Setup of sierra:
==> flow/design.v (excerpt) <==
module Benes_8p (input wire [2:0] mp0, mp1, mp2, mp3, mp4, mp5, mp6, mp7,
    input clk,
    output reg [19:0] state
);
    wire [2:0] nb0, nb1, nb2, nb3, nb4, nb5, nb6, nb7;
    wire [2:0]  mn0, mn1, mn2, mn3, mn4, mn5, mn6, mn7;
    MN_Serials m1(.mp0(mp0),
    .mp1(mp1),
    .mp2(mp2),
    .mp3(mp3),
    .mp4(mp4),
    .mp5(mp5),
    .mp6(mp6),
    .mp7(mp7),
    .mn0(mn0),
    .mn1(mn1),
    .mn2(mn2),
    .mn3(mn3),
    .mn4(mn4),
    .mn5(mn5),
    .mn6(mn6),
    .mn7(mn7)
    );
    NB_Series m2(.mp0(MP_1[0]),
    .mp1(MP_1[1]),
    .mp2(MP_1[2]),
    .mp3(MP_1[3]),
    .mp4(MP_1[4]),
    .mp5(MP_1[5]),
    .mp6(MP_1[6]),
    .mp7(MP_1[7]),
    .mn0(MN_1[0]),
    .mn1(MN_1[1]),
    .mn2(MN_1[2]),
    .mn3(MN_1[3]),
    .mn4(MN_1[4]),
    .mn5(MN_1[5]),
    .mn6(MN_1[6]),
    .mn7(MN_1[7]),
    .nb0(nb0),
    .nb1(nb1),
    .nb2(nb2),
    .nb3(nb3),
    .nb4(nb4),
    .nb5(nb5),
    .nb6(nb6),
    .nb7(nb7)
    );
    wire [2:0] mp [0:7];
    integer i, j, m;
    reg [2:0] MP_1 [0:7];
    reg [2:0] MN_1 [0:7];
    reg [2:0] MP_2 [0:7];
    reg [2:0] NB_2 [0:7];
    reg [3:0] CI_2;
    reg [2:0] MP_3 [0:7];
    reg [2:0] NB_3 [0:7];
    reg [3:0] CI_3;
    wire [2:0] P_NEXT_3_W;
    reg [2:0] P_NEXT_3;
    reg [3:0] COVER_TBL_3;
    assign P_NEXT_3_W = (NB_2[1] == 3'b000) ? 3'b010 : NB_2[1];
    wire [3:0] MASK_3_2, MASK_3;
    wire [1:0] MIN_PORT_3_W; 
    assign MASK_3_2 = 4'b0001;
    decoder2to4 d3(.in(P_NEXT_3_W[2:1]),
    .out(MASK_3)
    );
    Priority_4_Encoder p3(.in1(COVER_TBL_3),
    .value(MIN_PORT_3_W)
    );
    reg [2:0] MP_4 [0:7];
    reg [2:0] NB_4 [0:7];
    reg [3:0] CI_4;
    wire [2:0] P_NEXT_4_W, P_NEXT_4_W1;
    reg [2:0] P_NEXT_4;
    reg [3:0] COVER_TBL_4;
    assign P_NEXT_4_W = NB_3[{P_NEXT_3[2:1], ~P_NEXT_3[0]}];
    assign P_NEXT_4_W1 = (COVER_TBL_3[P_NEXT_4_W[2:1]] == 0) ? P_NEXT_4_W: {MIN_PORT_3_W,1'b0} ;
    wire [3:0] MASK_4;
    wire [1:0] MIN_PORT_4_W;
    decoder2to4 d4(.in(P_NEXT_4_W1[2:1]),
    .out(MASK_4)
    );
    Priority_4_Encoder p4(.in1(COVER_TBL_4),
    .value(MIN_PORT_4_W)
  ...
make LEC_CHECK=0 ABC_AREA=1 CAP_MARGIN=20 CORE_ASPECT_RATIO=1.43 CORE_MARGIN=2 CORE_UTILIZATION=72 CTS_CLUSTER_DIAMETER=392 CTS_CLUSTER_SIZE=96 PLACE_DENSITY=0.4 SETUP_SLACK_MARGIN=0.2 SLEW_MARGIN=20 TNS_END_PERCENT=10 finish   # period 0.681 ns
run.sh (not shown) runs the stock make flow with config.mk's settings and CLKGATE_MAP_FILE=.
sierra: it failed with a tool error in clock tree synthesis (4_1_cts), so there are no final results.
The inputs of yarrow differ from those of sierra as listed below.
- ABC_AREA: 1 -> unset
- SETUP_SLACK_MARGIN: 0.2 -> unset
- CORE_UTILIZATION: 72 -> 40
- TNS_END_PERCENT: 10 -> unset
- PLACE_DENSITY: 0.4 -> unset
- CORE_ASPECT_RATIO: 1.43 -> unset
- CTS_CLUSTER_SIZE: 96 -> unset
- CTS_CLUSTER_DIAMETER: 392 -> unset
- the clock period (ns, I/O delays scaled along): 0.681 -> 2.5
==> results <==
- yarrow: flow completed, timing, DRC and antenna clean
- yarrow vs sierra on initial standard-cell utilization of the core: yarrow is the lower one.
- Per the comparison of yarrow with sierra, floorplan die area climbed about 80%, core area climbed about 90%, count of state elements after synthesis barely changed.
- Compared with sierra, in yarrow cell row count now sits higher; post-synthesis instance area now sits higher; floorplan net count now sits lower; mux contribution to synthesized area now sits higher.
- Diff sierra -> yarrow: yosys-reported design area after synthesis rose by about 4%; final weighted congestion in routability-driven placement fell by 0.31; cell count after synthesis fell by 210.
Changes in violet relative to yarrow:
- a change of CORE_UTILIZATION from 40 to 70
- an added HOLD_SLACK_MARGIN of 0.29
- an added SETUP_SLACK_MARGIN of 0.38
- an added CTS_CLUSTER_SIZE of 33
- a change of the clock period (ns, I/O delays scaled along) from 2.5 to 1.3
[summary]
- violet did not finish: a tool error stopped it during clock tree synthesis (4_1_cts).
- Compared with yarrow, in violet total cell area at the placement stage increased by 2300 um^2 relative to the old numbers, distinct cell type count after synthesis closely matched the old numbers, number of placement rows decreased by about 25% relative to the old numbers, die area decreased by about 40% relative to the old numbers.
- Worst slack at placement was lower in the run labelled violet.
- violet vs yarrow — final RePlAce weighted congestion rose 0.10.
- Looking at area of the core, violet sits 12000 um^2 below yarrow.
Inputs modified between violet and indigo:
- swapping 70 for 58 in CORE_UTILIZATION
- clearing HOLD_SLACK_MARGIN, which used to be 0.29
- clearing CTS_CLUSTER_SIZE, which used to be 33
- clearing SETUP_SLACK_MARGIN, which used to be 0.38
- swapping 1.3 for 1.32 in the clock period (ns, I/O delays scaled along)
Notes after the runs:
To summarise indigo: no stage aborted, but the layout did not pass its checks, failing on negative setup slack. violet -> indigo: instance tally after logic synthesis delta 0, exact match. Number of placed instances, taps included: indigo and violet compared, lower one is violet. Number of library cell types mapped by synthesis came out exactly the same in indigo and violet. The number of top-level design ports was comparable across indigo and violet. Changes observed in indigo relative to violet: die outline width rose 9.6%; number of buffer cells added on primary ports about even; post-DP HPWL fell about 20%; die size rose about 20%. On indigo: die span in y is 12 um higher than what violet gave.

Starting RTL as in the previous note.
==> flow/config.mk <==
export PLATFORM = sky130hd
export DESIGN_NAME = Benes_8p
export DESIGN_NICKNAME = Benes_8p
export VERILOG_FILES = /design/flow/design.v
export SDC_FILE = /design/flow/constraint.sdc
export NUM_CORES = 4
export LEC_CHECK = 0
export ABC_AREA = 1
export CAP_MARGIN = 20
export CORE_ASPECT_RATIO = 0.5
export CORE_MARGIN = 2
export CORE_UTILIZATION = 72
export CTS_CLUSTER_DIAMETER = 392
export CTS_CLUSTER_SIZE = 96
export PLACE_DENSITY = 0.4
export SETUP_SLACK_MARGIN = 0.2
export SLEW_MARGIN = 20
export TNS_END_PERCENT = 10
==> flow/constraint.sdc <==
create_clock -name core_clock -period 0.681 [get_ports {clk}]
set_input_delay 0.1362 -clock core_clock [delete_from_list [all_inputs] [get_ports {clk}]]
set_output_delay 0.1362 -clock core_clock [all_outputs]
set_load 0.01 [all_outputs]
The baseline never finished: it broke off in clock tree synthesis on DPL-0038.
Rerun with:
ABC_AREA = unset   (was 1)
CORE_ASPECT_RATIO = unset   (was 0.5)
CORE_UTILIZATION = 60   (was 72)
CTS_CLUSTER_DIAMETER = unset   (was 392)
CTS_CLUSTER_SIZE = unset   (was 96)
PLACE_DENSITY = unset   (was 0.4)
SETUP_SLACK_MARGIN = 0.15   (was 0.2)
TNS_END_PERCENT = unset   (was 10)
clock period = 0.727 ns   (was 0.681 ns; I/O delays follow)
Outcome: The changed run ended with an error in global routing; die size is higher by 24%; area after synthesis is higher by 4.2%; synthesized cell count is lower by 16%.

build 98:
Benes_8p again, from the RTL that the note above started with.
==> flow/design.v (excerpt) <==
module Benes_8p (input wire [2:0] mp0, mp1, mp2, mp3, mp4, mp5, mp6, mp7,
    input clk,
    output reg [19:0] state
);
    wire [2:0] nb0, nb1, nb2, nb3, nb4, nb5, nb6, nb7;
    wire [2:0]  mn0, mn1, mn2, mn3, mn4, mn5, mn6, mn7;
    MN_Serials m1(.mp0(mp0),
    .mp1(mp1),
    .mp2(mp2),
    .mp3(mp3),
    .mp4(mp4),
    .mp5(mp5),
    .mp6(mp6),
    .mp7(mp7),
    .mn0(mn0),
    .mn1(mn1),
    .mn2(mn2),
    .mn3(mn3),
    .mn4(mn4),
    .mn5(mn5),
    .mn6(mn6),
    .mn7(mn7)
    );
    NB_Series m2(.mp0(MP_1[0]),
    .mp1(MP_1[1]),
    .mp2(MP_1[2]),
    .mp3(MP_1[3]),
    .mp4(MP_1[4]),
    .mp5(MP_1[5]),
    .mp6(MP_1[6]),
    .mp7(MP_1[7]),
    .mn0(MN_1[0]),
    .mn1(MN_1[1]),
    .mn2(MN_1[2]),
    .mn3(MN_1[3]),
    .mn4(MN_1[4]),
    .mn5(MN_1[5]),
    .mn6(MN_1[6]),
    .mn7(MN_1[7]),
    .nb0(nb0),
    .nb1(nb1),
    .nb2(nb2),
    .nb3(nb3),
    .nb4(nb4),
    .nb5(nb5),
    .nb6(nb6),
    .nb7(nb7)
    );
    wire [2:0] mp [0:7];
    integer i, j, m;
    reg [2:0] MP_1 [0:7];
    reg [2:0] MN_1 [0:7];
    reg [2:0] MP_2 [0:7];
    reg [2:0] NB_2 [0:7];
    reg [3:0] CI_2;
    reg [2:0] MP_3 [0:7];
  ...
export LEC_CHECK = 0
export ABC_AREA = 1
export CAP_MARGIN = 20
export CORE_MARGIN = 2
export CORE_UTILIZATION = 71
export CTS_CLUSTER_DIAMETER = 27
export CTS_CLUSTER_SIZE = 34
export MAX_ROUTING_LAYER = met4
export PLACE_DENSITY_LB_ADDON = 0.25
export SETUP_SLACK_MARGIN = 0.48
export SLEW_MARGIN = 20
create_clock -name core_clock -period 1.89 [get_ports {clk}]
Build 98 is listed as incomplete: the tool reported an error in global routing and the run ended there.
--- input diff build 98..build 63 ---
# build 98
export LEC_CHECK = 0
export ABC_AREA = 1
export CAP_MARGIN = 20
export CORE_MARGIN = 2
export CORE_UTILIZATION = 71
export CTS_CLUSTER_DIAMETER = 27
export CTS_CLUSTER_SIZE = 34
export MAX_ROUTING_LAYER = met4
export PLACE_DENSITY_LB_ADDON = 0.25
export SETUP_SLACK_MARGIN = 0.48
export SLEW_MARGIN = 20
create_clock -name core_clock -period 1.89 [get_ports {clk}]
# build 63
export LEC_CHECK = 0
export CAP_MARGIN = 20
export CORE_MARGIN = 2
export CORE_UTILIZATION = 40
export SLEW_MARGIN = 20
create_clock -name core_clock -period 2.33 [get_ports {clk}]
--- outcome ---
Relative to build 98, simple-gate share of the synthesized area decreased by 7.1 points in build 63.
Compared with build 98, in build 63 post-DP HPWL lower; post-synthesis share of cell area spent on full adders, half adders and majority gates saw little to no change; full die area went up by about 80%; count of unique library cells instantiated by Yosys rose by 25.
Worst-case setup slack after placement (build 63 over build 98): increase, 0.17 ns
Comparing build 98 and build 63, the one run not ending clean was build 98.
The following lists how build 5 was set up differently from build 63:
# build 63
export LEC_CHECK = 0
export CAP_MARGIN = 20
export CORE_MARGIN = 2
export CORE_UTILIZATION = 40
export SLEW_MARGIN = 20
create_clock -name core_clock -period 2.33 [get_ports {clk}]
# build 5
export LEC_CHECK = 0
export CAP_MARGIN = 20
export CORE_ASPECT_RATIO = 1.43
export CORE_MARGIN = 2
export CORE_UTILIZATION = 68
export SETUP_SLACK_MARGIN = 0.15
export SLEW_MARGIN = 20
export TNS_END_PERCENT = 10
create_clock -name core_clock -period 0.727 [get_ports {clk}]
==> comparison <==
Compared with build 63, build 5 shows a lower horizontal die size. Changes observed in build 5 relative to build 63: pre-CTS setup slack decreased by 1.41 ns relative to the old numbers; HPWL after detailed placement increased by about 43% relative to the old numbers. Taking build 63 over build 5, the total die size ratio works out to 1.7. Between build 5 and build 63, the difference in synthesis area per yosys is negligible. Comparing placeable core region for build 5 and build 63, the bigger number came from build 63. Build 5: it failed during clock tree synthesis, and the tool reported DPL-0033.
What build 41 does differently from build 5 at the input level:
# build 5
export LEC_CHECK = 0
export CAP_MARGIN = 20
export CORE_ASPECT_RATIO = 1.43
export CORE_MARGIN = 2
export CORE_UTILIZATION = 68
export SETUP_SLACK_MARGIN = 0.15
export SLEW_MARGIN = 20
export TNS_END_PERCENT = 10
create_clock -name core_clock -period 0.727 [get_ports {clk}]
# build 41
export LEC_CHECK = 0
export CAP_MARGIN = 20
export CORE_MARGIN = 2
export CORE_UTILIZATION = 40
export SETUP_SLACK_MARGIN = -0.13
export SLEW_MARGIN = 20
create_clock -name core_clock -period 2.33 [get_ports {clk}]
==> results <==
Build 41 reached the end of the flow, and the finished layout is clean on the timing, DRC and antenna checks. Build 41 gives more area of the core than build 5 did. The lower count of standard-cell rows came out of build 5. Reported for build 41 and build 5, basic-gate share of the synthesized area counting and, or, nand and nor cells turned out identical to the last digit. Re total standard cell area after synthesis: no difference whatsoever between build 41 and build 5. Build 41 against build 5: share of synthesized cell area in full adder, half adder and majority cells stayed essentially flat; number of buffer cells added on primary ports held steady. Where die area is concerned, build 5 is better than build 41. From build 5 to build 41, synthesis area per yosys did not move at all. Row pre-CTS setup slack: build 41 higher / build 5 lower. Going from build 5 to build 41, routability-driven placement congestion ratio shrinks by 13%. Any difference in cell count in the Yosys report between build 5 and build 41 is small enough to ignore.
